## design.v

```verilog
`timescale 1ns/1ns
module cpx_multiply #(parameter xi_bits = 12,
		                  parameter xq_bits = 12,
		                  parameter yi_bits = 12,
		                  parameter yq_bits = 12,
		                  parameter i_bits = 24,
		                  parameter q_bits = 24
		                  )
   (input clk,
    input                      rst,
    input                      m_axis_tready,
    input                      m_axis_tvalid,
    input signed [xi_bits-1:0] xi,
    input signed [xq_bits-1:0] xq,
    input signed [yi_bits-1:0] yi,
    input signed [yq_bits-1:0] yq,
    output reg                 s_axis_tready,
    output signed [i_bits-1:0] i,
    output signed [q_bits-1:0] q,
    output reg                 s_axis_tvalid
    );
   reg [2:0]                   pipeline;
   reg signed [(xi_bits + yi_bits)-1:0] 	   i_sub;
   reg signed [(xi_bits + yi_bits)-1:0]      i_sub_out;
   reg signed [(xq_bits + yq_bits)-1:0]      q_add;
   reg signed [(xq_bits + yq_bits)-1:0]      q_add_out;
   reg signed [(xi_bits + yi_bits)-1:0]      xu;
   reg signed [(xi_bits + yi_bits)-1:0]      xu_out;
   reg signed [(xq_bits + yq_bits)-1:0]      yv;
   reg signed [(xq_bits + yq_bits)-1:0]      yv_out;
   reg signed [(xi_bits + yq_bits)-1:0]      xv;
   reg signed [(xi_bits + yq_bits)-1:0]      xv_out;
   reg signed [(xq_bits + yi_bits)-1:0]      yu;
   reg signed [(xq_bits + yi_bits)-1:0]      yu_out;
   assign i = i_sub_out[(xi_bits+yi_bits)-1: (xi_bits+yi_bits-i_bits)];
   assign q = q_add_out[(xq_bits+yq_bits)-1: (xq_bits+yq_bits-q_bits)];
   always @(posedge clk) begin
      if (rst) begin
         xu <= 'd0;
         yv <= 'd0;
         xv <= 'd0;
         yu <= 'd0;
      end else if (m_axis_tvalid & s_axis_tready) begin
         xu <= xi * yi;
         yv <= xq * yq;
         xv <= xi * yq;
         yu <= xq * yi;
      end else begin
         xu <= xu;
         yv <= yv;
         xv <= xv;
         yu <= yu;
      end  
   end
   always @(posedge clk) begin
      if (rst) begin
         xu_out <= 'd0;
         yv_out <= 'd0;
         xv_out <= 'd0;
         yu_out <= 'd0;
         i_sub <= 'd0;
         i_sub_out <= 'd0;
         q_add <= 'd0;
         q_add_out <= 'd0;
      end else if(m_axis_tready) begin
         xu_out <= xu;
         yv_out <= yv;
         xv_out <= xv;
         yu_out <= yu;
         i_sub <= xu_out - yv_out;
         i_sub_out <= i_sub;
         q_add <= xv_out + yu_out;
         q_add_out <= q_add;
      end  
      else begin
         xu_out <= xu_out;
         yv_out <= yv_out;
         xv_out <= xv_out;
         yu_out <= yu_out;
         i_sub <= i_sub;
         i_sub_out <= i_sub_out;
         q_add <= q_add;
         q_add_out <= q_add_out;
      end  
   end  
   always @(posedge clk) begin
      if (rst) begin
         pipeline <= 3'b0;
         s_axis_tvalid <= 1'b0;
      end else begin
         if(m_axis_tvalid & s_axis_tready) begin
            pipeline <= (pipeline << 1) | {2'b00, m_axis_tready};
         end else if (m_axis_tready) begin
            pipeline <= (pipeline << 1);
         end
         s_axis_tvalid <= pipeline[2];
      end
   end  
   always @(posedge clk) begin
      if (rst) begin
         s_axis_tready <= 1'b0;
      end else begin
         s_axis_tready <= m_axis_tready | ~pipeline[0];
      end
   end
endmodule  
`timescale 1ns/1ns
module dot_prod_pip #(parameter xi_bits = 12,
                      parameter xq_bits = 12,
                      parameter yi_bits = 12,
                      parameter yq_bits = 12,
                      parameter i_bits = 24,
                      parameter q_bits = 24,
                      parameter dot_length = 5,
                      parameter dot_length_counter_bits = 3,
                      parameter sum_i_bits = 24,
                      parameter sum_q_bits = 24
                      )
   (input clk,
    input                          rst,
    input                          m_axis_product_tready,
    input                          m_axis_x_tvalid,
    input [xi_bits - 1:0]          xi,
    input [xq_bits - 1:0]          xq,
    input                          m_axis_y_tvalid,
    input [yi_bits - 1:0]          yi,
    input [yq_bits - 1:0]          yq,
    output reg                     s_axis_product_tvalid,
    output reg signed [i_bits-1:0] i,
    output reg signed [q_bits-1:0] q
    );
   wire                            cpx_m_axis_tvalid;
   wire signed [xi_bits + yi_bits -1:0] mult_out_i;
   wire signed [xq_bits + yq_bits -1:0] mult_out_q;
   wire signed [sum_i_bits - 1:0]       mult_out_i_extended;
   wire signed [sum_q_bits - 1:0]       mult_out_q_extended;
   reg signed [sum_i_bits - 1:0]        sum_i;
   reg signed [sum_q_bits - 1:0]        sum_q;
   reg [dot_length_counter_bits:0]      dot_length_counter;
   wire [31:0]                          dot_length_counter_extended;
   wire                                 s_axis_cpx_tvalid;
   wire                                 s_axis_cpx_tready;
   assign cpx_m_axis_tvalid = m_axis_x_tvalid & m_axis_y_tvalid;
   assign mult_out_i_extended = { {(sum_i_bits - (xi_bits + yi_bits)){mult_out_i[xi_bits + yi_bits - 1]}}, mult_out_i};
   assign mult_out_q_extended = { {(sum_q_bits - (xq_bits + yq_bits)){mult_out_q[xq_bits + yq_bits - 1]}}, mult_out_q};
   assign dot_length_counter_extended = { {(31 - dot_length_counter_bits){dot_length_counter[dot_length_counter_bits]}}, dot_length_counter};
   cpx_multiply #(.xi_bits(xi_bits),
                  .xq_bits(xq_bits),
                  .yi_bits(yi_bits),
                  .yq_bits(yq_bits),
                  .i_bits(xi_bits + yi_bits),
                  .q_bits(xq_bits + yq_bits)) cpx_multiply_dot_pip(.clk(clk),
                                                                   .rst(rst),
                                                                   .m_axis_tready(m_axis_product_tready),
                                                                   .m_axis_tvalid(cpx_m_axis_tvalid),
                                                                   .xi(xi),
                                                                   .xq(xq),
                                                                   .yi(yi),
                                                                   .yq(yq),
                                                                   .i(mult_out_i),
                                                                   .q(mult_out_q),
                                                                   .s_axis_tready(s_axis_cpx_tready),
                                                                   .s_axis_tvalid(s_axis_cpx_tvalid));
   always @(posedge clk) begin
      if (rst) begin
         dot_length_counter <= -'d1;
         sum_i <= 'd0;
         sum_q <= 'd0;
      end
      else if (s_axis_cpx_tvalid && m_axis_product_tready) begin
         if (dot_length_counter_extended < (dot_length - 1)) begin
            dot_length_counter <= dot_length_counter + 1'b1;
            sum_i <= sum_i + mult_out_i_extended;
            sum_q <= sum_q + mult_out_q_extended;
         end
         else begin
            dot_length_counter <= 'd0;
            sum_i <= mult_out_i_extended;
            sum_q <= mult_out_q_extended;
         end  
      end  
      else if (m_axis_product_tready) begin
         if(dot_length_counter_extended == (dot_length - 1)) begin
            dot_length_counter <= 'd0;
            sum_i <= 'd0;
            sum_q <= 'd0;
         end
      end
   end  
   always @(posedge clk) begin
      if (rst) begin
         s_axis_product_tvalid <= 1'b0;
         i <= 'd0;
         q <= 'd0;
      end
      else if(dot_length_counter_extended == (dot_length - 1)) begin
         s_axis_product_tvalid <= 1'b1;
         i <= sum_i[sum_i_bits - 1:(sum_i_bits - i_bits)];
         q <= sum_q[sum_q_bits - 1:(sum_q_bits - q_bits)];
      end
      else begin
         s_axis_product_tvalid <= 1'b0;
         i <= i;
         q <= q;
      end
   end
endmodule  
`timescale 1ns/1ns
module arg_max #(parameter buffer_length = 10,
                 parameter index_bits = 4,
                 parameter out_max_bits = 4,
                 parameter i_bits = 12,
                 parameter q_bits = 12
                 )
   (input clk,
    input                           rst,
    input                           m_axis_tvalid,
    input signed [i_bits - 1:0]     xi,
    input signed [q_bits - 1:0]     xq,
    output reg                      s_axis_tready,
    input                           m_axis_tready,
    output reg [out_max_bits - 1:0] out_max,
    output reg [index_bits-1:0]     index,
    output reg                      s_axis_tvalid
    );
   reg signed [index_bits:0]        icounter;
   wire signed [31:0]               icounter_extended;
   reg [i_bits + i_bits - 2:0]      i_square;
   reg [q_bits + q_bits - 2:0]      q_square;
   reg [out_max_bits - 1:0]         argsum;
   reg                              sq_stage_valid;
   reg                              sum_stage_valid;
   reg                              cmp_stage_valid;
   wire                             result_collected;
   reg                              result_collected_buff;
   wire                             result_collected_cond;
   assign icounter_extended = { {(31 - index_bits){icounter[index_bits]}}, icounter};
   assign result_collected = s_axis_tvalid & m_axis_tready;
   assign result_collected_cond = result_collected | result_collected_buff;
   always @(posedge clk) begin
      if (rst) begin
         s_axis_tready <= 1'b0;
      end
      else if (icounter_extended < buffer_length) begin
         s_axis_tready <= 1'b1;
      end
      else if ((icounter_extended == buffer_length) | result_collected_cond) begin
         s_axis_tready <= 1'b1;
      end
      else begin
         s_axis_tready <= 1'b0;
      end
   end
   always @(posedge clk) begin
      if (rst) begin
         i_square <= 'd0;
         q_square <= 'd0;
         sq_stage_valid <= 1'b0;
      end
      else if (m_axis_tvalid & (s_axis_tready)) begin
         i_square <= xi * xi;
         q_square <= xq * xq;
         sq_stage_valid <= 1'b1;
      end else begin
         i_square <= i_square;
         q_square <= q_square;
         sq_stage_valid <= 1'b0;
      end
   end
   always @(posedge clk) begin
      if (rst) begin
         argsum <= 'd0;
         sum_stage_valid <= 1'b0;
      end
      else if (sq_stage_valid) begin
         argsum <= i_square + q_square;
         sum_stage_valid <= 1'b1;
      end
      else if ((icounter_extended == buffer_length -1) && !sq_stage_valid) begin
         argsum <= 'd0;
         sum_stage_valid <= 1'b0;
      end
      else begin
         argsum <= argsum;
         sum_stage_valid <= 1'b0;
      end
   end
   always @(posedge clk) begin
      if (rst) begin
         index <= 'd0;
         out_max <= 'd0;
         cmp_stage_valid <= 1'b0;
      end
      else if ((icounter_extended == 'd0) && !sum_stage_valid && result_collected_cond) begin
         index <= 'd0;
         out_max <= argsum;
         cmp_stage_valid <= 1'b0;
      end
      else if ((argsum > out_max) && sum_stage_valid) begin
         index <= icounter[index_bits - 1:0];
         out_max <= argsum;
         cmp_stage_valid <= 1'b1;
      end
      else if (sum_stage_valid) begin
         index <= index;
         out_max <= out_max;
         cmp_stage_valid <= 1'b1;
      end
      else begin
         index <= index;
         out_max <= out_max;
         cmp_stage_valid <= 1'b0;
      end
   end  
   always @(posedge clk) begin
      if (rst) begin
         icounter <= 'd0;
      end
      else if (icounter_extended < (buffer_length - 1)) begin
         if (sum_stage_valid) begin
            icounter <= icounter + 1'b1;
         end else begin
            icounter <= icounter;
         end
      end
      else if (icounter_extended == (buffer_length - 1)) begin
         icounter <= 'd0;
      end else begin
         icounter <= icounter;
      end
   end  
   always @(posedge clk) begin
      if (rst) begin
         result_collected_buff <= 1'b0;
         s_axis_tvalid <= 1'b0;
      end
      else begin
         result_collected_buff <= result_collected;
         if (result_collected_cond) begin
            s_axis_tvalid <= 1'b0;
         end
         else if (icounter_extended == (buffer_length - 1)) begin
            s_axis_tvalid <= 1'b1;
         end
         else begin
            s_axis_tvalid <= s_axis_tvalid;
         end
      end
   end
endmodule  
`timescale 1ns/1ns
module x_corr #(parameter xi_bits = 12,
                parameter xq_bits = 12,
                parameter yi_bits = 12,
                parameter yq_bits = 12,
                parameter i_bits = 31,
                parameter q_bits = 31,
                parameter length = 102,
                parameter length_counter_bits = 7,
                parameter out_max_bits = 62
                )
   (input clk,
    input                              rst,
    output                             s_axis_tready,
    input [xi_bits - 1:0]              xi,
    input [xq_bits - 1:0]              xq,
    input [yi_bits - 1:0]              yi,
    input [yq_bits - 1:0]              yq,
    input                              m_axis_tvalid,
    input                              m_axis_tready,
    output [out_max_bits - 1:0]        out_max,
    output [length_counter_bits - 1:0] index,
    output                             s_axis_tvalid
    );
   wire                                s_axis_product_tvalid;
   wire                                m_axis_x_tvalid;
   wire                                m_axis_y_tvalid;
   wire                                m_axis_product_tready;
   wire signed [31 - 1:0] i;
   wire signed [31 - 1:0] q;
   assign m_axis_x_tvalid = m_axis_tvalid;
   assign m_axis_y_tvalid = m_axis_tvalid;
   assign m_axis_product_tready = s_axis_tready;
   dot_prod_pip #(.xi_bits(12),
                  .xq_bits(12),
                  .yi_bits(12),
                  .yq_bits(12),
                  .i_bits(31),
                  .q_bits(31),
                  .dot_length(100),
                  .dot_length_counter_bits(7),
                  .sum_i_bits(31),
                  .sum_q_bits(31)
                  ) dp_x_corr (.clk(clk),
                               .rst(rst),
                               .m_axis_product_tready(m_axis_product_tready),
                               .m_axis_x_tvalid(m_axis_x_tvalid),
                               .xi(xi),
                               .xq(xq),
                               .m_axis_y_tvalid(m_axis_y_tvalid),
                               .yi(yi),
                               .yq(yq),
                               .s_axis_product_tvalid(s_axis_product_tvalid),
                               .i(i),
                               .q(q)
                               );
                                  arg_max #(.buffer_length(length),
                                            .index_bits(length_counter_bits),
                                            .out_max_bits(out_max_bits),
                                            .i_bits(31),
                                            .q_bits(31)) arg_max_xc(.clk(clk),
                                                                    .rst(rst),
                                                                    .m_axis_tvalid(s_axis_product_tvalid),
                                                                    .xi(i),
                                                                    .xq(q),
                                                                    .s_axis_tready(s_axis_tready),
                                                                    .m_axis_tready(m_axis_tready),
                                                                    .out_max(out_max),
                                                                    .index(index),
                                                                    .s_axis_tvalid(s_axis_tvalid)
                                                                    );
endmodule  
```

## constraint.sdc

```tcl
create_clock -name core_clock -period 5.87 [get_ports {clk}]
set_input_delay 1.1740 -clock core_clock [delete_from_list [all_inputs] [get_ports {clk}]]
set_output_delay 1.1740 -clock core_clock [all_outputs]
set_load 0.01 [all_outputs]
```

## run.sh

```bash
#!/bin/bash
# the make line also repeats each setting of config.mk as NAME=value (left out here)
make -C /OpenROAD-flow-scripts/flow DESIGN_CONFIG=/design/flow/config.mk WORK_HOME=/design/flow/orfs CLKGATE_MAP_FILE= finish
```

## config.mk

```make
export PLATFORM = sky130hd
export DESIGN_NAME = x_corr
export DESIGN_NICKNAME = x_corr
export VERILOG_FILES = /design/flow/design.v
export SDC_FILE = /design/flow/constraint.sdc
export NUM_CORES = 4
export LEC_CHECK = 0
export CAP_MARGIN = 20
export CORE_MARGIN = 2
export CORE_UTILIZATION = 58
export HOLD_SLACK_MARGIN = -0.08
export MAX_ROUTING_LAYER = met4
export SETUP_SLACK_MARGIN = 1.71
export SLEW_MARGIN = 20
```

==> results of run 1 <==
-- final cells by class --
class | instances | area share (%)
antenna | 5 | 0.00884
clock buffer | 115 | 1.69
clock inverter | 33 | 0.301
inverter | 2931 | 7.86
multi-input combinational | 8666 | 65.4
sequential | 690 | 9.87
tap | 2656 | 2.35
timing repair buffer | 1998 | 12.6
-- metrics by stage --
stage,util (%),hold WS (ns),cell area (µm²),cells
2_1_floorplan,-,0.398,119000,12800
3_3_place_gp,67.3,0.407,134000,16800
3_5_place_dp,67.3,0.418,134000,16800
4_1_cts,70.4,0.426,140000,17000
5_1_grt,71.1,0.453,142000,17100
6_report,71.1,0.427,142000,17100
-- metal layers --
| metal | track usage (%) | routed length, µm | vias to the layer above |
|---|---|---|---|
| met2 | 58.2 | 166000 | 2437 |
| met1 | 44.6 | 142000 | 46300 |
| li1 | - | - | 42000 |
| met4 | 13.2 | 15400 | 0 |
| met5 | - | 0 | - |
| met3 | 3.68 | 17000 | 670 |
-- what timing repair did --
item                                   4_1_cts  5_1_grt
cloned                                       7        1
pin swaps                                  334      187
setup endpoints to repair                  182      203
resized                                    525      272
endpoints found under the hold margin        0        0
setup buffers                              132       49
==> CHANGELOG.md, run 1 <==
### Implementation results

- Adder Share, Synth: 50.7%
- CP Capture Type: flop
- Synth Area in XOR/XNOR: 2.82%
- Overall power: 31400 µW
- PortBufs: 122
- Crit. Startpoint: dp_x_corr.q[21]$_SDFFE_PP0P_
- Power per Cell Area: 222 nW/µm²
- Startpoint Class: flop
- Clock latency on the worst-skew pair: 0.72 ns
- Antenna viol nets, final: 0
- Post-synth EDFFs: 0
- Initial drt markers: 5717
- Comb power: 20900 µW
- Flip-flop and latch area: 14000 µm²
- Initial Utilization: 58.2%
- Hold Path Sink: arg_max_xc.s_axis_tvalid$_SDFFE_PP0P_
- Combinational power share: 66.5%
- Layout check faults: negative setup slack
- Async SR Flop Fraction: 0%
- Yosys Warn Count: 3
- PnR worst setup slack: -1.90 ns
- Clock Tree Root: clkbuf_16
- DR pass1 iterations: 6
- Final hold violations: 0
- Maximum buffer depth of the clock tree: 3
- Max Slew Vio Count: 0
- Worst reg2reg endpoint: arg_max_xc.q_square[60]$_SDFFE_PP0P_
- Top cell area share: 41.8%
- Unrepaired setup endpoints after global routing: true
- Total number of vias: 91400
- Worst IR Drop VDD: 694 µV
- Most instantiated library cell after synthesis: inv_1
- Syn Area/Cell: 9.03 µm²
- Clock Power: 5360 µW
- Max-cap check violation count: 0
- Post-Syn Area: 116000 µm²
- Multiplexer share: 2.14%
- Worst path slowest cell: fa_1
- CTS tree: done
- CORE AREA: 199000 µm²
- Compound Share, Synth: 8.07%
- Seq pwr share: 16.5%
- Worst Path Max Fanout: 6
- NetSw: 12900 µW
- Ys flop type: dfxtp_1
- Vias per std cell: 5.35
- Net Sw Frac: 41.0%
- Syn_nets: 16100
- Sum Neg Setup Slack: -143.27 ns
- Fill cells: 15600
- # rows: 164
- Synth-to-Final Area Change: 22.3%
- Die y size: 451 µm
- Flop2flop setup slack: -1.90 ns
- Routed length per instance: 19.9 µm
- Worst-path clk slew: 0.07 ns
- Achievable frequency: 129 MHz
- Crit Path Category: flop to flop
- Top delay family on crit path: adder cells
- # DRC: 0
- Tmin final: 7.77 ns
- Die ar.: 203000 µm²
- Synth Seq Share: 11.9%
- Synthesized instance count: 12800
- # IOs: 123
- Top cells by area: fa_1 (42%), dfxtp_1 (12%), inv_1 (9.5%)
- Synth cell count leaders: inv_1 (2922), fa_1 (2420), nand2_1 (1529)
- Cells in synth_stat.txt: 12800
- Initial antenna violation count: 7
- Status: failed layout checks
- # hold bufs at CTS: 0
- TritonCTS Buffers: 80
- Hold path start: arg_max_xc.result_collected_buff$_SDFF_PP0_
- Buf/Inv on CP: 8
- Critical path depth: 29
- Vias in the first global route: 99200
- Slew margin rel.: 31.4%
- CTS Sinks: 690
- Leakage: 0.0734 µW
- Dominant cell type by area after synthesis: fa_1
- H-tree depth: 3
- Hold Path Stages: 1
- Post-Place Setup Slack: -2.16 ns
- Crit path DAT: 8.35 ns
- Largest net degree at the start of global routing: 205
- Tcrit/Tclk final: 132%
- Dominant power group: combinational logic
- Synthesis area per yosys: 116000 µm²
- Post-synth cell types: 100
- Simple share: 13.1%
- Clock power frac: 17.0%
- Critical Path Max Stage Delay: 0.57 ns
- Yosys reg bits: 690
- Critical path endpoint: arg_max_xc.q_square[60]$_SDFFE_PP0P_
- Top non-seq family: adder cells
- Total GRT Usage: 35.1%
- Routed WL: 340 mm
- WP data required: 6.45 ns
- Worst slew pin tran: 1.03 ns
- Worst Reg-to-Reg Cells: 29
- Routability Congestion: 0.977
- Internal power: 18500 µW
- Post-DP HPWL: 281 mm
- HP Class: flop to flop
- Critical R2R Launch: dp_x_corr.q[21]$_SDFFE_PP0P_
- Global-route wire length before repair: 542 mm
- Final net count: 17700
- Number of logged tool warnings: 52
- Logic area: 92500 µm²
- CP most frequent cell: fa_1
- Clock Skew: 0.0589 ns
- Seq. pwr: 5190 µW
- Finish-stage setup viols: 129
- Global route overflow: 0
- Die x size: 451 µm
==> run 2, diff against run 1 <==
CAP_MARGIN = 30   (was 20)
CORE_UTILIZATION = 72   (was 58)
CTS_CLUSTER_DIAMETER = 29   (was default)
HOLD_SLACK_MARGIN = default   (was -0.08)
MAX_ROUTING_LAYER = default   (was met4)
PLACE_DENSITY_LB_ADDON = 0.2   (was default)
SETUP_SLACK_MARGIN = 1.57   (was 1.71)
clock period = 7.97 ns   (was 5.87 ns; I/O delays follow)
==> run 2 against run 1 <==
The run now finishes clean; largest cell class unchanged; highest routed layer is now met5; total power shrank 25%; largest power group unchanged; hold slack gained 0.0069 ns; register-to-register slack gained 2.0 ns.
==> CHANGELOG.md, run 2 <==
### Implementation results

- # IOs: 123 (unchanged)
- Hold WS: 0.433 ns (+0.00688 ns)
- WP data required: 8.63 ns (+2.18 ns)
- Top cells by area: fa_1 (42%), dfxtp_1 (12%), inv_1 (9.5%)
- Largest net degree at the start of global routing: 170 (-17%)
- Syn Area/Cell: 9.03 µm² (unchanged)
- Critical Path Max Stage Delay: 0.64 ns (+0.07 ns)
- Hold Path Stages: 1 (unchanged)
- Global-route wire length before repair: 542 mm (about the same)
- CORE AREA: 160000 µm² (-20%)
- Post-Syn Area: 116000 µm² (unchanged)
- Worst Reg-to-Reg Cells: 26 (-10%)
- Net Sw Frac: 40.2% (-0.79 points)
- # hold bufs at CTS: 0 (unchanged)
- Seq. pwr: 3830 µW (-26%)
- Synth Seq Share: 11.9% (unchanged)
- Fill cells: 9032 (-42%)
- Startpoint Class: flop
- Placed Cells: 15000 (-10%)
- Met3 Usage GRT: 10.6% (+6.9 points)
- Routed WL: 350 mm (+2.9%)
- Total GRT Usage: 42.9% (+7.8 points)
- Seq pwr share: 16.3% (-0.2 points)
- # rows: 147 (-10%)
- Worst-path clk slew: 0.04 ns (-0.03 ns)
- Yosys reg bits: 690 (unchanged)
- Worst path slowest cell: fa_2
- Clock Skew: 0.0612 ns (+0.00231 ns)
- Combinational power share: 51.7% (-15 points)
- Multiplexer share: 2.14% (unchanged)
- Synth-to-Final Area Change: 15.8%
- Status: timing/DRC/antenna clean
- Top non-seq family: adder cells
- Compound Share, Synth: 8.07% (unchanged)
- Dominant cell type by area after synthesis: fa_1
- Maximum buffer depth of the clock tree: 3 (unchanged)
- Crit. Startpoint: dp_x_corr.q[9]$_SDFFE_PP0P_
- Tcrit/Tclk final: 98.8% (-34 points)
- Syn_nets: 16100 (unchanged)
- GR Util met1: 51.8% (+7.3 points)
- Clock power frac: 32.0% (+15 points)
- Most instantiated library cell after synthesis: inv_1
- Clock Tree Root: clkbuf_16
- Initial antenna violation count: 9 (+2)
- Critical R2R Launch: dp_x_corr.q[9]$_SDFFE_PP0P_
- Unrepaired setup endpoints after global routing: true
- Critical path depth: 26 (-10%)
- Buf/Inv on CP: 5 (-3)
- Power per Cell Area: 175 nW/µm² (-21%)
- CP Capture Type: flop
- DR pass1 iterations: 8 (+2)
- Slew margin rel.: 30.6% (-0.81 points)
- Crit path DAT: 8.53 ns (+0.18 ns)
- Simple share: 13.1% (unchanged)
- NetSw: 9430 µW (-27%)
- Vias per std cell: 5.98 (+12%)
- Worst slew pin tran: 1.04 ns (+0.0122 ns)
- Max Slew Vio Count: 0 (unchanged)
- Synthesized instance count: 12800 (unchanged)
- Finish-stage setup viols: 0 (-100%)
- Met2 usage in global routing: 68.8% (+11 points)
- Initial drt markers: 8659 (+51%)
- # DRC: 0 (unchanged)
- Routed length per instance: 22.4 µm (+13%)
- Global route overflow: 0 (unchanged)
- Overall power: 23500 µW (-25%)
- Critical path endpoint: arg_max_xc.q_square[60]$_SDFFE_PP0P_
- Max-cap check violation count: 0 (unchanged)
- TritonCTS Buffers: 172 (+110%)
- Sum Neg Setup Slack: 0 ns (+143.27 ns)
- Post-synth EDFFs: 0 (unchanged)
- Total number of vias: 93500 (+2.3%)
- Antenna viol nets, final: 0 (unchanged)
- Synth Area in XOR/XNOR: 2.82% (unchanged)
- Die x size: 405 µm (-10%)
- Post-synth cell types: 100 (unchanged)
- Top delay family on crit path: adder cells
- Top cell area share: 41.8% (unchanged)
- Number of logged tool warnings: 49 (-5.8%)
- Internal power: 14000 µW (-24%)
- Async SR Flop Fraction: 0% (unchanged)
- Initial Utilization: 72.3% (+14 points)
- H-tree depth: 4 (+1)
- Flop2flop setup slack: 0.09 ns (+2.00 ns)
- CTS tree: done
- Routability Congestion: 1.01 (+3.5%)
- Die y size: 405 µm (-10%)
- Hold Path Sink: arg_max_xc.s_axis_tvalid$_SDFFE_PP0P_
- Tmin final: 7.88 ns (+0.103 ns)
- PortBufs: 122 (unchanged)
- Comb power: 12100 µW (-42%)
- Post-DP HPWL: 259 mm (-8.0%)
- Fin util: 83.7% (+13 points)
- Achievable frequency: 127 MHz (-1.3%)
- Ys flop type: dfxtp_1
- Worst reg2reg endpoint: arg_max_xc.q_square[60]$_SDFFE_PP0P_
- Crit Path Category: flop to flop
- CTS Sinks: 690 (unchanged)
- Clock latency on the worst-skew pair: 0.79 ns (+0.07 ns)
- Adder Share, Synth: 50.7% (unchanged)
- Synthesis area per yosys: 116000 µm² (unchanged)
- Die ar.: 164000 µm² (-19%)
- Yosys Warn Count: 3 (unchanged)
- Worst Path Max Fanout: 7 (+1)
- HP Class: flop to flop
- Leakage: 0.0692 µW (-5.8%)
- Worst IR Drop VDD: 1060 µV (+52%)
- Clock Power: 7500 µW (+40%)
- Final std cells w/o fill: 15600 (-8.6%)
- Vias in the first global route: 102000 (+2.4%)
- Final net count: 16600 (-6.0%)
- Cells in synth_stat.txt: 12800 (unchanged)
- Busiest grt layer: met2
- Synth cell count leaders: inv_1 (2922), fa_1 (2420), nand2_1 (1529)
- Dominant power group: combinational logic
- Final hold violations: 0 (unchanged)
- Hold path start: arg_max_xc.result_collected_buff$_SDFF_PP0_
[run 2: repair_timing]
action                     in CTS  in global routing
gates resized                 338                255
gates cloned                   21                  6
setup endpoints to repair     134                142
setup buffers                 155                 63
pin swaps                     208                206
[run 2: area by class of cell]
cell class / instances / area (µm²) / area share [%]
antenna: 9 / 22.5 / 0.0168
sequential: 690 / 14000 / 10.4
timing repair inverter: 1 / 16.3 / 0.0121
multi-input combinational: 8666 / 91300 / 68.0
inverter: 2931 / 11100 / 8.30
clock buffer: 207 / 4690 / 3.50
timing repair buffer: 852 / 8740 / 6.52
tap: 2160 / 2700 / 2.01
clock inverter: 107 / 1570 / 1.17
[run 2: through the flow]
stage | setup WS (ns) | instance area [µm²]
floorplan | 0.439 | 118000
global placement | -0.0575 | 123000
detailed placement | -0.166 | 123000
CTS | 0.347 | 132000
global route | -0.0597 | 134000
finish | 0.0939 | 134000
[run 2: per-layer routing]
layer | up-vias | routed length (µm)
li1 | 39900 | -
met4 | 4 | 27100
met3 | 1625 | 38400
met1 | 46500 | 122000
met5 | - | 27
met2 | 5347 | 163000
==> run 3, diff against run 2 <==
CAP_MARGIN = 20   (was 30)
CELL_PAD_IN_SITES_DETAIL_PLACEMENT = 2   (was default)
CORE_UTILIZATION = 40   (was 72)
CTS_CLUSTER_DIAMETER = 97   (was 29)
PLACE_DENSITY_LB_ADDON = 0.24   (was 0.2)
SETUP_SLACK_MARGIN = default   (was 1.57)
TNS_END_PERCENT = 10   (was default)
clock period = 9.79 ns   (was 7.97 ns; I/O delays follow)
==> run 3 against run 2 <==
First-iteration DRC count grew 73%; final cell count increased by 6.8%; utilization shrank 40 points; highest routed layer unchanged; maximum frequency fell by 32%; die size increased by 79%; the layout now fails its checks (max-capacitance violations, max-slew violations, negative setup slack); critical path depth unchanged; sequential cell count stayed put.
==> CHANGELOG.md, run 3 <==
### Implementation results

- Hold Path Sink: arg_max_xc.s_axis_tvalid$_SDFFE_PP0P_
- Routed WL: 722 mm (+110%)
- Crit path DAT: 12.27 ns (+3.74 ns)
- Multiplexer share: 2.14% (unchanged)
- CTS Sinks: 690 (unchanged)
- Synth cell count leaders: inv_1 (2922), fa_1 (2420), nand2_1 (1529)
- Synth Seq Share: 11.9% (unchanged)
- Syn_nets: 16100 (unchanged)
- Critical Path Max Stage Delay: 1.12 ns (+0.48 ns)
- Internal power: 9150 µW (-35%)
- Routability Congestion: 0.906 (-10%)
- Adder Share, Synth: 50.7% (unchanged)
- CTS tree: done
- Worst slew pin tran: 1.74 ns (+0.702 ns)
- # DRC: 0 (unchanged)
- Worst-path clk slew: 0.07 ns (+0.03 ns)
- HP Class: flop to flop
- Finish-stage setup viols: 59 (+59)
- Post-synth cell types: 100 (unchanged)
- Most instantiated library cell after synthesis: inv_1
- Tcrit/Tclk final: 118% (+19 points)
- Startpoint Class: flop
- Crit. Startpoint: dp_x_corr.q[15]$_SDFFE_PP0P_
- Top cells by area: fa_1 (42%), dfxtp_1 (12%), inv_1 (9.5%)
- CP most frequent cell: fa_1
- Largest net degree at the start of global routing: 167 (-1.8%)
- Net Sw Frac: 51.0% (+11 points)
- Worst reg2reg endpoint: arg_max_xc.q_square[43]$_SDFFE_PP0P_
- TritonCTS Buffers: 84 (-51%)
- CORE AREA: 288000 µm² (+80%)
- Clock power frac: 19.9% (-12 points)
- Total GRT Usage: 42.2% (-0.67 points)
- Post-synth EDFFs: 0 (unchanged)
- Worst IR Drop VDD: 302 µV (-71%)
- H-tree depth: 3 (-1)
- Antenna viol nets, final: 0 (unchanged)
- Final net count: 16000 (-3.5%)
- Leakage: 0.0644 µW (-6.9%)
- Total number of vias: 112000 (+20%)
- Compound Share, Synth: 8.07% (unchanged)
- Final std cells w/o fill: 16700 (+6.8%)
- Die x size: 542 µm (+34%)
- Global-route wire length before repair: 895 mm (+65%)
- NetSw: 9530 µW (+1.0%)
- Routed length per instance: 43.3 µm (+93%)
- Die ar.: 294000 µm² (+79%)
- Simple share: 13.1% (unchanged)
- DR pass1 iterations: 8 (unchanged)
- Number of logged tool warnings: 49 (unchanged)
- Hold path start: arg_max_xc.result_collected_buff$_SDFF_PP0_
- Synth Area in XOR/XNOR: 2.82% (unchanged)
- Post-Syn Area: 116000 µm² (unchanged)
- Top delay family on crit path: adder cells
- Async SR Flop Fraction: 0% (unchanged)
- Achievable frequency: 86.9 MHz (-32%)
- PnR worst setup slack: -1.72 ns (-1.81 ns)
- Flop2flop setup slack: -1.72 ns (-1.81 ns)
- Synth-to-Final Area Change: 8.17%
- Yosys reg bits: 690 (unchanged)
- Worst Path Max Fanout: 15 (+8)
- # hold bufs at CTS: 0 (unchanged)
- WP data required: 10.56 ns (+1.93 ns)
- Yosys Warn Count: 3 (unchanged)
- # rows: 197 (+34%)
- Layout check faults: max-capacitance violations, max-slew violations, negative setup slack
- Critical path depth: 26 (unchanged)
- Placed Cells: 16400 (+8.9%)
- Seq pwr share: 17.1% (+0.8 points)
- Worst path slowest cell: xnor2_1
- Combinational power share: 63.0% (+11 points)
- Top non-seq family: adder cells
- Dominant cell type by area after synthesis: fa_1
- Clock Tree Root: clkbuf_16
- Vias per std cell: 6.74 (+13%)
- Tmin final: 11.51 ns (+3.63 ns)
- Overall power: 18700 µW (-20%)
- Slew margin rel.: -16.2% (-47 points)
- Buf/Inv on CP: 5 (unchanged)
- Unrepaired setup endpoints after global routing: true
- Synthesis area per yosys: 116000 µm² (unchanged)
- Hold WS: 0.467 ns (+0.0338 ns)
- Critical R2R Launch: dp_x_corr.q[15]$_SDFFE_PP0P_
- Status: failed layout checks
- # IOs: 123 (unchanged)
- Final hold violations: 0 (unchanged)
- Synthesized instance count: 12800 (unchanged)
- Area after DPL: 121000 µm² (-1.3%)
- Ys flop type: dfxtp_1
- Design area: 125000 µm² (-6.6%)
- CP Capture Type: flop
- Max-cap check violation count: 2 (+2)
- Post-DP HPWL: 412 mm (+59%)
- Seq. pwr: 3190 µW (-17%)
- Initial Utilization: 40.2% (-32 points)
- Global route overflow: 0 (unchanged)
- Max Slew Vio Count: 4 (+4)
- Initial antenna violation count: 125 (+116)
- Cells in synth_stat.txt: 12800 (unchanged)
- Dominant power group: combinational logic
- Syn Area/Cell: 9.03 µm² (unchanged)
- Vias in the first global route: 124000 (+22%)
- Sum Neg Setup Slack: -55.08 ns (-55.08 ns)
- Die y size: 542 µm (+34%)
- PortBufs: 122 (unchanged)
- Crit Path Category: flop to flop
- Initial drt markers: 14900 (+73%)
- Maximum buffer depth of the clock tree: 3 (unchanged)
- Critical path endpoint: arg_max_xc.q_square[43]$_SDFFE_PP0P_
- Top cell area share: 41.8% (unchanged)
- Clock Skew: 0.112 ns (+0.0508 ns)
- Hold Path Stages: 1 (unchanged)
- Clock latency on the worst-skew pair: 0.90 ns (+0.11 ns)
- Clock Power: 3710 µW (-51%)
- Worst Reg-to-Reg Cells: 26 (unchanged)
- Power per Cell Area: 149 nW/µm² (-15%)
- Comb power: 11800 µW (about the same)
==> run 3: per-stage QoR <==
stage / utilization [%] / setup WS [ns]
final: 43.5 / -1.72
after global routing: 43.4 / -2.50
after global placement: 42.1 / 0.692
after floorplan: - / 1.35
after CTS: 43.2 / 0.00501
after detailed placement: 42.1 / -0.314
==> run 3: area by class of cell <==
cell class,instances,area [µm²]
timing repair buffer,358,3190
antenna,108,270
inverter,2931,11000
clock buffer,109,2350
sequential,690,13900
fill,30700,163000
multi-input combinational,8666,89200
tap,3781,4730
clock inverter,45,627
==> run 3: routing by layer <==
metal,up-vias,track usage [%],wire length (µm)
met5,-,2.17,3680
met4,142,40.6,101000
met3,6567,17.2,98200
met2,11500,68.2,307000
met1,55600,40.4,212000
li1,38700,-,-
==> run 3: repair_timing <==
item,in CTS,in global routing
hold endpoints to repair,0,0
cloned,0,4
setup endpoints to repair,13,37
setup buffers,1,28
gates resized,5,101
pin swaps,0,7
==> run 4, diff against run 3 <==
CELL_PAD_IN_SITES_DETAIL_PLACEMENT = 0   (was 2)
CORE_MARGIN = 3   (was 2)
CORE_UTILIZATION = 72   (was 40)
CTS_CLUSTER_DIAMETER = 52   (was 97)
CTS_CLUSTER_SIZE = 35   (was default)
GPL_ROUTABILITY_DRIVEN = 1   (was default)
MIN_ROUTING_LAYER = met1   (was default)
PLACE_DENSITY = 0.42   (was default)
PLACE_DENSITY_LB_ADDON = default   (was 0.24)
SETUP_SLACK_MARGIN = 1.81   (was default)
TNS_END_PERCENT = default   (was 10)
clock period = 7.21 ns   (was 9.79 ns; I/O delays follow)
==> run 4 against run 3 <==
Die size down 44%; synthesized area did not move; the flow now stops in global routing (5_1_grt); synthesized cell count is the same.
==> CHANGELOG.md, run 4 <==
### Implementation results

- Synth cell count leaders: inv_1 (2922), fa_1 (2420), nand2_1 (1529)
- Clock Tree Root: clkbuf_16
- Most instantiated library cell after synthesis: inv_1
- CORE AREA: 159000 µm² (-45%)
- Ys flop type: dfxtp_1
- Multiplexer share: 2.14% (unchanged)
- # IOs: 123 (unchanged)
- Maximum buffer depth of the clock tree: 3 (unchanged)
- Routability Congestion: 0.987 (+8.9%)
- Placed Cells: 15800 (-3.5%)
- Adder Share, Synth: 50.7% (unchanged)
- Initial Utilization: 72.8% (+33 points)
- PortBufs: 122 (unchanged)
- Yosys reg bits: 690 (unchanged)
- Post-Syn Area: 116000 µm² (unchanged)
- Async SR Flop Fraction: 0% (unchanged)
- Syn_nets: 16100 (unchanged)
- Die x size: 407 µm (-25%)
- H-tree depth: 3 (unchanged)
- # rows: 146 (-26%)
- Post-Place Setup Slack: -0.779 ns (-0.465 ns)
- Top cell area share: 41.8% (unchanged)
- Die y size: 407 µm (-25%)
- Synth Seq Share: 11.9% (unchanged)
- Cells in synth_stat.txt: 12800 (unchanged)
- CTS Sinks: 690 (unchanged)
- Dominant cell type by area after synthesis: fa_1
- Synthesis area per yosys: 116000 µm² (unchanged)
- Error msg: [ERROR GRT-0232] Routing congestion too high. Check the congestion heatmap in the GUI.
- Synth Area in XOR/XNOR: 2.82% (unchanged)
- Compound Share, Synth: 8.07% (unchanged)
- Syn Area/Cell: 9.03 µm² (unchanged)
- Die ar.: 166000 µm² (-44%)
- Post-synth cell types: 100 (unchanged)
- Status: aborted with a tool error
- Total GRT Usage: 55.0%
- Global route overflow: 169
- Synthesized instance count: 12800 (unchanged)
- TritonCTS Buffers: 78 (-7.1%)
- Post-synth EDFFs: 0 (unchanged)
- Simple share: 13.1% (unchanged)
- Post-DP HPWL: 281 mm (-32%)
- Yosys Warn Count: 3 (unchanged)
- Top cells by area: fa_1 (42%), dfxtp_1 (12%), inv_1 (9.5%)
- Area after DPL: 130000 µm² (+6.7%)
- Top non-seq family: adder cells
- Last stage: global routing (5_1_grt)
- # hold bufs at CTS: 0 (unchanged)
[run 4: per-layer routing]
metal  overflow  GRT usage, %
met1          6          60.3
met5          2          16.9
met4         42          42.1
met3         17          29.9
met2        102          78.1
[run 4: timing repair]
action	in CTS
hold endpoints to repair	0
buffers inserted	142
cloned	4
setup endpoints to repair	163
resized	461
pin swaps	281
[run 4: per-stage QoR]
step	hold slack, ns	utilization [%]
CTS	0.425	85.4
global placement	0.408	81.4
detailed placement	0.416	81.4
floorplan	0.398	-
==> run 5, diff against run 4 <==
CELL_PAD_IN_SITES_DETAIL_PLACEMENT = default   (was 0)
CORE_MARGIN = 2   (was 3)
CORE_UTILIZATION = 40   (was 72)
CTS_CLUSTER_DIAMETER = default   (was 52)
CTS_CLUSTER_SIZE = default   (was 35)
GPL_ROUTABILITY_DRIVEN = default   (was 1)
MIN_ROUTING_LAYER = default   (was met1)
PLACE_DENSITY = default   (was 0.42)
SETUP_SLACK_MARGIN = -0.43   (was 1.81)
clock period = 9.08 ns   (was 7.21 ns; I/O delays follow)
==> run 5 against run 4 <==
The run now finishes clean; synthesized area unchanged; synthesized cell count unchanged; die size increased by 77%.
==> CHANGELOG.md, run 5 <==
### Implementation results

- Status: timing/DRC/antenna clean
- Tcrit/Tclk final: 94.6%
- NetSw: 7530 µW
- Post-Syn Area: 116000 µm² (unchanged)
- Compound Share, Synth: 8.07% (unchanged)
- Setup bufs post-CTS: 0 (-100%)
- Area after DPL: 122000 µm² (-5.9%)
- Combinational power share: 59.8%
- Die ar.: 294000 µm² (+77%)
- Dominant cell type by area after synthesis: fa_1
- Comb power: 10200 µW
- Hold Path Sink: arg_max_xc.s_axis_tvalid$_SDFFE_PP0P_
- Critical path depth: 26
- Power per Cell Area: 137 nW/µm²
- Initial drt markers: 4939
- Tmin final: 8.59 ns
- Crit Path Category: flop to flop
- Max-cap check violation count: 0
- Adder Share, Synth: 50.7% (unchanged)
- Top cells by area: fa_1 (42%), dfxtp_1 (12%), inv_1 (9.5%)
- Synth Seq Share: 11.9% (unchanged)
- Worst Reg-to-Reg Cells: 26
- Max Slew Vio Count: 0
- Hold Path Stages: 1
- CP most frequent cell: fa_1
- # IOs: 123 (unchanged)
- DR pass1 iterations: 6
- Logic area: 89000 µm²
- Crit. Startpoint: dp_x_corr.i[7]$_SDFFE_PP0P_
- Critical Path Max Stage Delay: 0.92 ns
- Routed WL: 300 mm
- Post-Place Setup Slack: 0.411 ns (+1.19 ns)
- Seq. pwr: 3380 µW
- Initial Utilization: 40.2% (-33 points)
- Maximum buffer depth of the clock tree: 3 (unchanged)
- Die y size: 542 µm (+33%)
- Routed length per instance: 18.1 µm
- Total GRT Usage: 20.9%
- Ys flop type: dfxtp_1
- PnR worst setup slack: 0.494 ns
- Antenna viol nets, final: 0
- Number of logged tool warnings: 45
- Met3 Usage GRT: 2.46%
- PortBufs: 122 (unchanged)
- Clock Skew: 0.0558 ns
- Final std cells w/o fill: 16600
- Hold path start: arg_max_xc.result_collected_buff$_SDFF_PP0_
- Synthesized instance count: 12800 (unchanged)
- Dominant power group: combinational logic
- Worst path slowest cell: dfxtp_1
- Met2 usage in global routing: 34.9%
- Leakage: 0.0644 µW
- Routability Congestion: 0.905 (-8.3%)
- Buf/Inv on CP: 5
- Top non-seq family: adder cells
- Initial antenna violation count: 4
- Total number of vias: 82100
- Slew margin rel.: 30.1%
- Vias per std cell: 4.94
- WP data required: 9.67 ns
- HP Class: flop to flop
- CTS tree: done
- Worst IR Drop VDD: 366 µV
- Final net count: 16100
- Flop2flop setup slack: 0.49 ns
- Cells in synth_stat.txt: 12800 (unchanged)
- Busiest grt layer: met2
- Simple share: 13.1% (unchanged)
- H-tree depth: 3 (unchanged)
- Critical R2R Launch: dp_x_corr.i[7]$_SDFFE_PP0P_
- Net Sw Frac: 44.1%
- Synth-to-Final Area Change: 7.71%
- Clock Power: 3480 µW
- Clock power frac: 20.4%
- Post-DP HPWL: 248 mm (-12%)
- Top delay family on crit path: adder cells
- Flip-flop and latch area: 13800 µm²
- Fill cells: 28400
- Final hold violations: 0
- Worst Path Max Fanout: 16
- Die x size: 542 µm (+33%)
- Multiplexer share: 2.14% (unchanged)
- Worst-path clk slew: 0.06 ns
- TritonCTS Buffers: 81 (+3.8%)
- CTS Sinks: 690 (unchanged)
- # hold bufs at CTS: 0 (unchanged)
- GR Util met1: 29.0%
- Yosys reg bits: 690 (unchanged)
- Synth Area in XOR/XNOR: 2.82% (unchanged)
- Post-synth cell types: 100 (unchanged)
- Startpoint Class: flop
- Placed Cells: 16500 (+4.0%)
- Clock latency on the worst-skew pair: 0.72 ns
- Global route overflow: 0
- Syn Area/Cell: 9.03 µm² (unchanged)
- Critical path endpoint: arg_max_xc.i_square[51]$_SDFFE_PP0P_
- Synthesis area per yosys: 116000 µm² (unchanged)
- Worst reg2reg endpoint: arg_max_xc.i_square[51]$_SDFFE_PP0P_
- Largest net degree at the start of global routing: 163
- Achievable frequency: 116 MHz
- Finish-stage setup viols: 0
- Worst slew pin tran: 1.04 ns
- # DRC: 0
- Top cell area share: 41.8% (unchanged)
- Clock Tree Root: clkbuf_16
- Async SR Flop Fraction: 0% (unchanged)
- Vias in the first global route: 86700
- Design area: 125000 µm²
- Global-route wire length before repair: 489 mm
- Cts repair resizes: 0 (-100%)
- CP Capture Type: flop
- Internal power: 9520 µW
- Synth cell count leaders: inv_1 (2922), fa_1 (2420), nand2_1 (1529)
- Syn_nets: 16100 (unchanged)
- CORE AREA: 288000 µm² (+81%)
- Crit path DAT: 9.17 ns
- Post-synth EDFFs: 0 (unchanged)
- Yosys Warn Count: 3 (unchanged)
- Seq pwr share: 19.8%
- Most instantiated library cell after synthesis: inv_1
- # rows: 197 (+35%)
==> run 5: cell type report <==
cell class / count / share of cell area [%]
repair buffers: 387 / 2.65
multi-input cells: 8666 / 71.4
diodes: 2 / 0.00401
clock buffers: 110 / 1.87
inverters: 2931 / 8.82
well taps: 3781 / 3.79
flip-flops and latches: 690 / 11.1
clock inverters: 34 / 0.404
==> run 5: metal layers <==
layer	part of all wire (%)	routed length, µm	up-vias
met5	0.011	33	-
met4	2.7	8150	4
met3	4.5	13600	364
met2	47	141000	1708
met1	46	137000	41200
li1	-	-	38800
==> run 5: per-stage QoR <==
step                      total power, µW  util, %  TNS, ns  hold slack (ns)
final                               17000     43.3        0            0.414
after global placement              13500     42.3        0            0.405
after detailed placement            13600     42.3        0            0.414
after floorplan                     10700        -        0            0.398
after global routing                18600     43.3   -0.148            0.442
after CTS                           17200     43.3        0            0.423
==> run 6, diff against run 5 <==
CORE_UTILIZATION = 50   (was 40)
CTS_CLUSTER_DIAMETER = 279   (was default)
GPL_TIMING_DRIVEN = 0   (was default)
MAX_ROUTING_LAYER = met5   (was default)
MIN_ROUTING_LAYER = met1   (was default)
PLACE_DENSITY_LB_ADDON = 0.24   (was default)
SETUP_SLACK_MARGIN = 0.44   (was -0.43)
SLEW_MARGIN = 30   (was 20)
clock period = 7.95 ns   (was 9.08 ns; I/O delays follow)
==> run 6 against run 5 <==
Now fails the layout checks on negative setup slack; critical path depth up 2; maximum frequency rose by 2.9%; combinational power rose by 29%; via count grew 11%; first-iteration DRC count up 47%; setup slack worse by 0.88 ns; sequential power up 14%; final cell count fell by 0.36%; total power up 23%; highest routed layer unchanged; sequential cell count stayed put; hold slack better by 0.031 ns; utilization rose by 15 points.
==> CHANGELOG.md, run 6 <==
### Implementation results

- Adder Share, Synth: 50.7% (unchanged)
- Hold Path Sink: arg_max_xc.s_axis_tvalid$_SDFFE_PP0P_
- Dominant power group: combinational logic
- DR pass1 iterations: 7 (+1)
- Multiplexer share: 2.14% (unchanged)
- Worst path slowest cell: fa_2
- Net Sw Frac: 47.5% (+3.3 points)
- Die x size: 485 µm (-10%)
- Critical R2R Launch: dp_x_corr.q[30]$_SDFFE_PP0P_
- # DRC: 0 (unchanged)
- TritonCTS Buffers: 77 (-4.9%)
- Tmin final: 8.34 ns (-0.246 ns)
- Post-Syn Area: 116000 µm² (unchanged)
- Die ar.: 235000 µm² (-20%)
- Power per Cell Area: 157 nW/µm² (+15%)
- Worst Reg-to-Reg Cells: 28 (+7.7%)
- Yosys reg bits: 690 (unchanged)
- Fill cells: 19900 (-30%)
- Crit. Startpoint: dp_x_corr.q[30]$_SDFFE_PP0P_
- Vias per std cell: 5.51 (+11%)
- Post-DP HPWL: 304 mm (+23%)
- Largest net degree at the start of global routing: 23 (-86%)
- Final net count: 16700 (+4.2%)
- Post-synth cell types: 100 (unchanged)
- Clock latency on the worst-skew pair: 0.69 ns (-0.03 ns)
- Status: failed layout checks
- Clock Skew: 0.0480 ns (-0.00774 ns)
- Layout check faults: negative setup slack
- WP data required: 8.57 ns (-1.10 ns)
- Synthesized instance count: 12800 (unchanged)
- Synth cell count leaders: inv_1 (2922), fa_1 (2420), nand2_1 (1529)
- Area after DPL: 121000 µm² (-0.56%)
- Placed Cells: 16000 (-2.9%)
- CP Capture Type: flop
- Crit path DAT: 8.96 ns (-0.21 ns)
- Clock power frac: 19.1% (-1.3 points)
- Unrepaired setup endpoints after global routing: true
- Routed WL: 383 mm (+28%)
- # hold bufs at CTS: 0 (unchanged)
- Clock Tree Root: clkbuf_16
- Top delay family on crit path: adder cells
- Combinational power share: 62.7% (+2.9 points)
- HP Class: flop to flop
- Syn Area/Cell: 9.03 µm² (unchanged)
- Total GRT Usage: 32.6% (+12 points)
- Max Slew Vio Count: 0 (unchanged)
- Final std cells w/o fill: 16500 (-0.36%)
- Clock Power: 4010 µW (+15%)
- Seq. pwr: 3840 µW (+14%)
- Number of logged tool warnings: 44 (-2.2%)
- Synth-to-Final Area Change: 15.6%
- NetSw: 9980 µW (+33%)
- H-tree depth: 3 (unchanged)
- Design area: 134000 µm² (+7.4%)
- Routed length per instance: 23.2 µm (+28%)
- Tcrit/Tclk final: 105% (+10 points)
- Simple share: 13.1% (unchanged)
- Critical Path Max Stage Delay: 0.59 ns (-0.33 ns)
- Top cells by area: fa_1 (42%), dfxtp_1 (12%), inv_1 (9.5%)
- CP most frequent cell: fa_1
- Maximum buffer depth of the clock tree: 3 (unchanged)
- Initial Utilization: 50.3% (+10 points)
- Ys flop type: dfxtp_1
- Initial antenna violation count: 25 (+21)
- Critical path endpoint: arg_max_xc.q_square[58]$_SDFFE_PP0P_
- Startpoint Class: flop
- Synthesis area per yosys: 116000 µm² (unchanged)
- Leakage: 0.0682 µW (+5.8%)
- Final hold violations: 0 (unchanged)
- Vias in the first global route: 94100 (+8.5%)
- Initial drt markers: 7251 (+47%)
- CORE AREA: 230000 µm² (-20%)
- Crit Path Category: flop to flop
- Synth Area in XOR/XNOR: 2.82% (unchanged)
- Post-synth EDFFs: 0 (unchanged)
- Syn_nets: 16100 (unchanged)
- Dominant cell type by area after synthesis: fa_1
- Yosys Warn Count: 3 (unchanged)
- Seq pwr share: 18.3% (-1.5 points)
- CTS tree: done
- Synth Seq Share: 11.9% (unchanged)
- # rows: 176 (-11%)
- Top non-seq family: adder cells
- Top cell area share: 41.8% (unchanged)
- CTS Sinks: 690 (unchanged)
- Critical path depth: 28 (+7.7%)
- Buf/Inv on CP: 9 (+4)
- Die y size: 485 µm (-10%)
- Async SR Flop Fraction: 0% (unchanged)
- Most instantiated library cell after synthesis: inv_1
- Flop2flop setup slack: -0.39 ns (-0.88 ns)
- PnR worst setup slack: -0.390 ns (-0.884 ns)
- Sum Neg Setup Slack: -2.11 ns (-2.11 ns)
- Internal power: 11000 µW (+16%)
- Worst Path Max Fanout: 6 (-10)
- Global route overflow: 0 (unchanged)
- Slew margin rel.: 30.1% (about the same)
- # IOs: 123 (unchanged)
- Finish-stage setup viols: 9 (+9)
- Hold path start: arg_max_xc.result_collected_buff$_SDFF_PP0_
- Total number of vias: 91200 (+11%)
- Max-cap check violation count: 0 (unchanged)
- Cells in synth_stat.txt: 12800 (unchanged)
- Routability Congestion: 1.01 (+12%)
- Compound Share, Synth: 8.07% (unchanged)
- Overall power: 21000 µW (+23%)
- PortBufs: 122 (unchanged)
- Global-route wire length before repair: 575 mm (+18%)
- Worst slew pin tran: 1.05 ns (+0.00597 ns)
- Post-Place Setup Slack: -2.37 ns (-2.78 ns)
- Worst-path clk slew: 0.06 ns (about the same)
- Achievable frequency: 120 MHz (+2.9%)
- Comb power: 13200 µW (+29%)
- Worst IR Drop VDD: 512 µV (+40%)
- Hold Path Stages: 1 (unchanged)
- Antenna viol nets, final: 0 (unchanged)
- Worst reg2reg endpoint: arg_max_xc.q_square[58]$_SDFFE_PP0P_
[run 6: repair_timing]
item | in CTS | in global routing
resized | 1198 | 610
buffers inserted | 261 | 146
pin swaps | 273 | 338
setup endpoints to repair | 113 | 99
gates cloned | 3 | 0
[run 6: per-stage QoR]
step,utilization (%),hold slack [ns]
after floorplan,-,0.398
after global placement,52.6,0.410
after detailed placement,52.7,0.412
after CTS,56.9,0.445
after global routing,58.2,0.459
final,58.2,0.445
[run 6: cell type report]
| cell class | count | area, µm² | area share (%) |
|---|---|---|---|
| antenna | 15 | 37.5 | 0.0280 |
| timing repair buffer | 535 | 5050 | 3.77 |
| sequential | 690 | 14000 | 10.4 |
| clock buffer | 101 | 2160 | 1.61 |
| multi-input combinational | 8666 | 92100 | 68.8 |
| buffer | 535 | 5000 | 3.73 |
| clock inverter | 42 | 667 | 0.498 |
| inverter | 2931 | 11200 | 8.35 |
| tap | 3026 | 3790 | 2.83 |
[run 6: routing by layer]
layer  routed length (µm)  track usage [%]  up-vias
li1                     -                -    40100
met1               149000             42.3    45900
met2               175000             52.2     4089
met3                35500             6.24     1011
met4                23200             16.0        6
met5                   44                0        -
==> run 7, diff against run 6 <==
CORE_UTILIZATION = 72   (was 50)
CTS_CLUSTER_DIAMETER = 29   (was 279)
GPL_TIMING_DRIVEN = default   (was 0)
MAX_ROUTING_LAYER = default   (was met5)
MIN_ROUTING_LAYER = default   (was met1)
PLACE_DENSITY_LB_ADDON = 0.2   (was 0.24)
SETUP_SLACK_MARGIN = 1.57   (was 0.44)
SLEW_MARGIN = 20   (was 30)
clock period = 5.28 ns   (was 7.95 ns; I/O delays follow)
==> run 7 against run 6 <==
The run now fails in global routing (5_1_grt); synthesized area is the same; die size shrank 30%; synthesized cell count is the same.
==> CHANGELOG.md, run 7 <==
### Implementation results

- Global route overflow: 19
- Syn_nets: 16100 (unchanged)
- Yosys reg bits: 690 (unchanged)
- Multiplexer share: 2.14% (unchanged)
- Post-synth EDFFs: 0 (unchanged)
- Dominant cell type by area after synthesis: fa_1
- Clock Tree Root: clkbuf_16
- Cells in synth_stat.txt: 12800 (unchanged)
- Yosys Warn Count: 3 (unchanged)
- Total GRT Usage: 56.7%
- CTS Sinks: 690 (unchanged)
- Top cells by area: fa_1 (42%), dfxtp_1 (12%), inv_1 (9.5%)
- CORE AREA: 160000 µm² (-30%)
- Top cell area share: 41.8% (unchanged)
- Synth Seq Share: 11.9% (unchanged)
- Maximum buffer depth of the clock tree: 3 (unchanged)
- Top non-seq family: adder cells
- H-tree depth: 4 (+1)
- Syn Area/Cell: 9.03 µm² (unchanged)
- Die ar.: 164000 µm² (-30%)
- Error msg: [ERROR GRT-0116] Global routing finished with congestion. Check the congestion regions in the DRC Viewer.
- Post-DP HPWL: 289 mm (-5.0%)
- Routability Congestion: 0.997 (-1.7%)
- # IOs: 123 (unchanged)
- Adder Share, Synth: 50.7% (unchanged)
- Ys flop type: dfxtp_1
- # hold bufs at CTS: 0 (unchanged)
- Post-Syn Area: 116000 µm² (unchanged)
- Status: aborted with a tool error
- Last stage: global routing (5_1_grt)
- Async SR Flop Fraction: 0% (unchanged)
- Post-synth cell types: 100 (unchanged)
- Compound Share, Synth: 8.07% (unchanged)
- Die y size: 405 µm (-17%)
- Initial Utilization: 72.3% (+22 points)
- Die x size: 405 µm (-17%)
- Synthesis area per yosys: 116000 µm² (unchanged)
- TritonCTS Buffers: 163 (+110%)
- # rows: 147 (-16%)
- Simple share: 13.1% (unchanged)
- Placed Cells: 16200 (+1.5%)
- Most instantiated library cell after synthesis: inv_1
- PortBufs: 122 (unchanged)
- Synth cell count leaders: inv_1 (2922), fa_1 (2420), nand2_1 (1529)
- Synthesized instance count: 12800 (unchanged)
- Synth Area in XOR/XNOR: 2.82% (unchanged)
[run 7: per-stage QoR]
step / setup WS [ns] / util [%] / area, µm²
after CTS: -2.46 / 89.0 / 143000
after floorplan: -2.25 / - / 120000
after global placement: -2.68 / 83.3 / 133000
after detailed placement: -2.67 / 83.3 / 133000
[run 7: metal layers]
metal	overflow	track usage [%]
met1	0	58.4
met3	10	30.9
met2	2	82.1
met5	0	13.8
met4	7	50.0
[run 7: what timing repair did]
action	CTS
setup buffers	128
pin swaps	260
gates cloned	9
gates resized	526
endpoints found under the setup margin	263
==> run 8, diff against run 7 <==
CORE_UTILIZATION = 40   (was 72)
CTS_CLUSTER_DIAMETER = default   (was 29)
PLACE_DENSITY_LB_ADDON = default   (was 0.2)
SETUP_SLACK_MARGIN = default   (was 1.57)
clock period = 10.1 ns   (was 5.28 ns; I/O delays follow)
==> run 8 against run 7 <==
Now clean on timing, DRC and antenna; synthesized area unchanged; die size grew 79%; synthesized cell count unchanged.
==> CHANGELOG.md, run 8 <==
### Implementation results

- Status: timing/DRC/antenna clean
- Most instantiated library cell after synthesis: inv_1
- Internal power: 8620 µW
- Finish-stage setup viols: 0
- # DRC: 0
- Top non-seq family: adder cells
- Total number of vias: 82100
- Dominant power group: combinational logic
- Critical Path Max Stage Delay: 0.63 ns
- Synth Area in XOR/XNOR: 2.82% (unchanged)
- Seq pwr share: 19.8%
- Hold Path Sink: arg_max_xc.s_axis_tvalid$_SDFFE_PP0P_
- Worst path slowest cell: fa_1
- Crit. Startpoint: dp_x_corr.q[4]$_SDFFE_PP0P_
- Final net count: 16000
- Adder Share, Synth: 50.7% (unchanged)
- Startpoint Class: flop
- Clock latency on the worst-skew pair: 0.74 ns
- TritonCTS Buffers: 83 (-49%)
- WP data required: 10.69 ns
- Final std cells w/o fill: 16500
- Worst reg2reg endpoint: arg_max_xc.q_square[57]$_SDFFE_PP0P_
- Clock power frac: 21.3%
- CORE AREA: 288000 µm² (+80%)
- Net Sw Frac: 43.8%
- CP most frequent cell: fa_1
- HP Class: flop to flop
- Top cells by area: fa_1 (42%), dfxtp_1 (12%), inv_1 (9.5%)
- Post-Syn Area: 116000 µm² (unchanged)
- # rows: 197 (+34%)
- Antenna viol nets, final: 0
- Setup bufs post-CTS: 0 (-100%)
- Worst Path Max Fanout: 9
- PortBufs: 122 (unchanged)
- Synth-to-Final Area Change: 7.22%
- Largest net degree at the start of global routing: 165
- Maximum buffer depth of the clock tree: 3 (unchanged)
- Global-route wire length before repair: 489 mm
- Unrepaired setup endpoints after global routing: false
- CTS Sinks: 690 (unchanged)
- Sum Neg Setup Slack: 0 ns
- Ys flop type: dfxtp_1
- Leakage: 0.0641 µW
- Number of logged tool warnings: 45
- Synthesis area per yosys: 116000 µm² (unchanged)
- Critical path depth: 28
- Clock Power: 3270 µW
- Total GRT Usage: 21.0%
- Routed WL: 300 mm
- Async SR Flop Fraction: 0% (unchanged)
- Die y size: 542 µm (+34%)
- Seq. pwr: 3040 µW
- Top delay family on crit path: adder cells
- Cts repair resizes: 0 (-100%)
- Worst-path clk slew: 0.06 ns
- Max-cap check violation count: 0
- Initial drt markers: 4786
- Post-synth cell types: 100 (unchanged)
- Synthesized instance count: 12800 (unchanged)
- Vias in the first global route: 87500
- NetSw: 6730 µW
- Simple share: 13.1% (unchanged)
- Top cell area share: 41.8% (unchanged)
- Slew margin rel.: 21.7%
- Multiplexer share: 2.14% (unchanged)
- Yosys reg bits: 690 (unchanged)
- Clock Tree Root: clkbuf_16
- Routability Congestion: 0.913 (-8.4%)
- Post-DP HPWL: 243 mm (-16%)
- Comb power: 9050 µW
- Syn_nets: 16100 (unchanged)
- Tmin final: 9.00 ns
- Vias per std cell: 4.97
- Syn Area/Cell: 9.03 µm² (unchanged)
- # IOs: 123 (unchanged)
- # hold bufs at CTS: 0 (unchanged)
- Initial antenna violation count: 6
- Crit path DAT: 9.59 ns
- Global route overflow: 0
- N_diodes: 0
- Worst IR Drop VDD: 353 µV
- Initial Utilization: 40.2% (-32 points)
- Dominant cell type by area after synthesis: fa_1
- Crit Path Category: flop to flop
- Flop2flop setup slack: 1.10 ns
- Yosys Warn Count: 3 (unchanged)
- Synth Seq Share: 11.9% (unchanged)
- Routed length per instance: 18.2 µm
- Synth cell count leaders: inv_1 (2922), fa_1 (2420), nand2_1 (1529)
- Final hold violations: 0
- H-tree depth: 3 (-1)
- Clock Skew: 0.0368 ns
- Compound Share, Synth: 8.07% (unchanged)
- DR pass1 iterations: 5
- Cells in synth_stat.txt: 12800 (unchanged)
- Post-synth EDFFs: 0 (unchanged)
- Tcrit/Tclk final: 89.1%
- Power per Cell Area: 124 nW/µm²
- CP Capture Type: flop
- Worst Reg-to-Reg Cells: 28
- Critical path endpoint: arg_max_xc.q_square[57]$_SDFFE_PP0P_
- Critical R2R Launch: dp_x_corr.q[4]$_SDFFE_PP0P_
- Achievable frequency: 111 MHz
- CTS tree: done
- Die x size: 542 µm (+34%)
- Max Slew Vio Count: 0
- Hold path start: arg_max_xc.result_collected_buff$_SDFF_PP0_
- Combinational power share: 58.9%
- Buf/Inv on CP: 7
- Worst slew pin tran: 1.17 ns
- Placed Cells: 16400 (+0.99%)
- Die ar.: 294000 µm² (+79%)
- Hold Path Stages: 1
==> run 8: layer usage <==
layer | global-route usage (%) | wire length, µm
met3 | 2.19 | 14100
met4 | 5.14 | 8010
met2 | 35.3 | 142000
met5 | 0 | 40
met1 | 28.9 | 136000
==> run 8: cell type report <==
type                    instances  area [µm²]
multi-input cells            8666       89000
repair buffers                300        2600
flip-flops and latches        690       13800
inverters                    2931       11000
clock buffers                 111        2360
well taps                    3781        4730
clock inverters                37         622
fillers                     28500      164000
==> run 8: per-stage QoR <==
step / instance area, µm² / utilization (%) / hold slack (ns) / setup slack [ns] / power [µW]
after global placement: 121000 / 42.1 / 0.408 / 1.24 / 12000
after CTS: 124000 / 43.1 / 0.421 / 1.13 / 15500
after floorplan: 116000 / - / 0.398 / 1.66 / 9620
final: 124000 / 43.1 / 0.415 / 1.10 / 15400
after global routing: 124000 / 43.1 / 0.434 / 0.531 / 16700
after detailed placement: 121000 / 42.1 / 0.414 / 1.15 / 12100
==> run 9, diff against run 8 <==
CORE_UTILIZATION = 66   (was 40)
clock period = 6.76 ns   (was 10.1 ns; I/O delays follow)
==> run 9 against run 8 <==
Now fails the layout checks on negative setup slack; via count increased by 14%; first-iteration DRC count increased by 44%; total power increased by 67%; critical path type unchanged.
==> CHANGELOG.md, run 9 <==
### Implementation results

- Leakage: 0.0727 µW (+14%)
- Synth Seq Share: 11.9% (unchanged)
- Worst reg2reg endpoint: arg_max_xc.q_square[56]$_SDFFE_PP0P_
- Cells in synth_stat.txt: 12800 (unchanged)
- Global-route wire length before repair: 540 mm (+10%)
- Vias per std cell: 5.62 (+13%)
- Synth-to-Final Area Change: 21.1%
- PortBufs: 122 (unchanged)
- Critical path endpoint: arg_max_xc.q_square[56]$_SDFFE_PP0P_
- Adder Share, Synth: 50.7% (unchanged)
- # IOs: 123 (unchanged)
- Compound Share, Synth: 8.07% (unchanged)
- Unrepaired setup endpoints after global routing: true
- Clock Skew: 0.0586 ns (+0.0218 ns)
- Achievable frequency: 129 MHz (+16%)
- Critical R2R Launch: dp_x_corr.q[9]$_SDFFE_PP0P_
- Top cells by area: fa_1 (42%), dfxtp_1 (12%), inv_1 (9.5%)
- Post-synth EDFFs: 0 (unchanged)
- Critical Path Max Stage Delay: 0.63 ns (about the same)
- Global route overflow: 0 (unchanged)
- Tcrit/Tclk final: 115% (+26 points)
- Slew margin rel.: 20.2% (-1.5 points)
- Antenna viol nets, final: 0 (unchanged)
- Combinational power share: 65.4% (+6.5 points)
- Clock power frac: 17.1% (-4.2 points)
- Status: failed layout checks
- H-tree depth: 3 (unchanged)
- Post-DP HPWL: 278 mm (+14%)
- TritonCTS Buffers: 75 (-9.6%)
- CTS Sinks: 690 (unchanged)
- Top cell area share: 41.8% (unchanged)
- Routed length per instance: 20.8 µm (+15%)
- Seq. pwr: 4490 µW (+48%)
- Routability Congestion: 1.02 (+12%)
- Top delay family on crit path: adder cells
- Layout check faults: negative setup slack
- Dominant power group: combinational logic
- Initial drt markers: 6893 (+44%)
- Finish-stage setup viols: 91 (+91)
- # DRC: 0 (unchanged)
- NetSw: 10900 µW (+61%)
- Die ar.: 179000 µm² (-39%)
- Overall power: 25700 µW (+67%)
- Max Slew Vio Count: 0 (unchanged)
- Simple share: 13.1% (unchanged)
- Multiplexer share: 2.14% (unchanged)
- Initial antenna violation count: 4 (-2)
- Power per Cell Area: 183 nW/µm² (+48%)
- Net Sw Frac: 42.3% (-1.5 points)
- Hold Path Sink: arg_max_xc.s_axis_tvalid$_SDFFE_PP0P_
- Fill cells: 11100 (-61%)
- DR pass1 iterations: 8 (+3)
- Number of logged tool warnings: 52 (+16%)
- Clock latency on the worst-skew pair: 0.72 ns (-0.02 ns)
- Crit path DAT: 8.40 ns (-1.19 ns)
- Synth cell count leaders: inv_1 (2922), fa_1 (2420), nand2_1 (1529)
- Worst path slowest cell: fa_2
- PnR worst setup slack: -1.02 ns (-2.12 ns)
- Post-Syn Area: 116000 µm² (unchanged)
- Clock Power: 4380 µW (+34%)
- Hold WS: 0.447 ns (+0.0317 ns)
- Crit. Startpoint: dp_x_corr.q[9]$_SDFFE_PP0P_
- CTS tree: done
- Total GRT Usage: 38.7% (+18 points)
- Syn_nets: 16100 (unchanged)
- Crit Path Category: flop to flop
- # hold bufs at CTS: 0 (unchanged)
- Hold Path Stages: 1 (unchanged)
- Clock Tree Root: clkbuf_16
- Area after DPL: 131000 µm² (+8.3%)
- Syn Area/Cell: 9.03 µm² (unchanged)
[run 9: metrics by stage]
step / instances / setup TNS (ns) / worst slack (ns) / util, %
6_report: 16600 / -59.43 / -1.02 / 80.6
5_1_grt: 16600 / -74.69 / -1.18 / 80.6
4_1_cts: 16500 / -52.21 / -0.967 / 79.5
3_5_place_dp: 16200 / -90.91 / -1.61 / 75.4
3_3_place_gp: 16200 / -78.60 / -1.44 / 75.4
2_1_floorplan: 12800 / -10.55 / -0.771 / -
[run 9: cell type report]
class | count | area [µm²] | share of cell area (%)
multi-input cells | 8666 | 92900 | 66.2
repair buffers | 1860 | 16800 | 11.9
flip-flops and latches | 690 | 14000 | 9.97
inverters | 2931 | 11100 | 7.93
well taps | 2325 | 2910 | 2.07
clock buffers | 103 | 2160 | 1.54
clock inverters | 31 | 467 | 0.333
diodes | 1 | 2.50 | 0.00178
[run 9: layer usage]
metal	routed length (µm)	up-vias	part of all wire (%)	global-route usage, %
li1	-	41700	-	-
met1	131000	46700	38	48.1
met2	164000	3840	48	64.0
met3	27300	1121	7.9	7.73
met4	22900	6	6.6	20.7
met5	104	-	0.030	0
[run 9: repair_timing]
action | CTS | global route
gates resized | 733 | 351
endpoints found under the setup margin | 96 | 109
setup buffers | 183 | 84
pin swaps | 402 | 332
cloned | 8 | 5
Power is estimated from default activity; no workload was simulated.
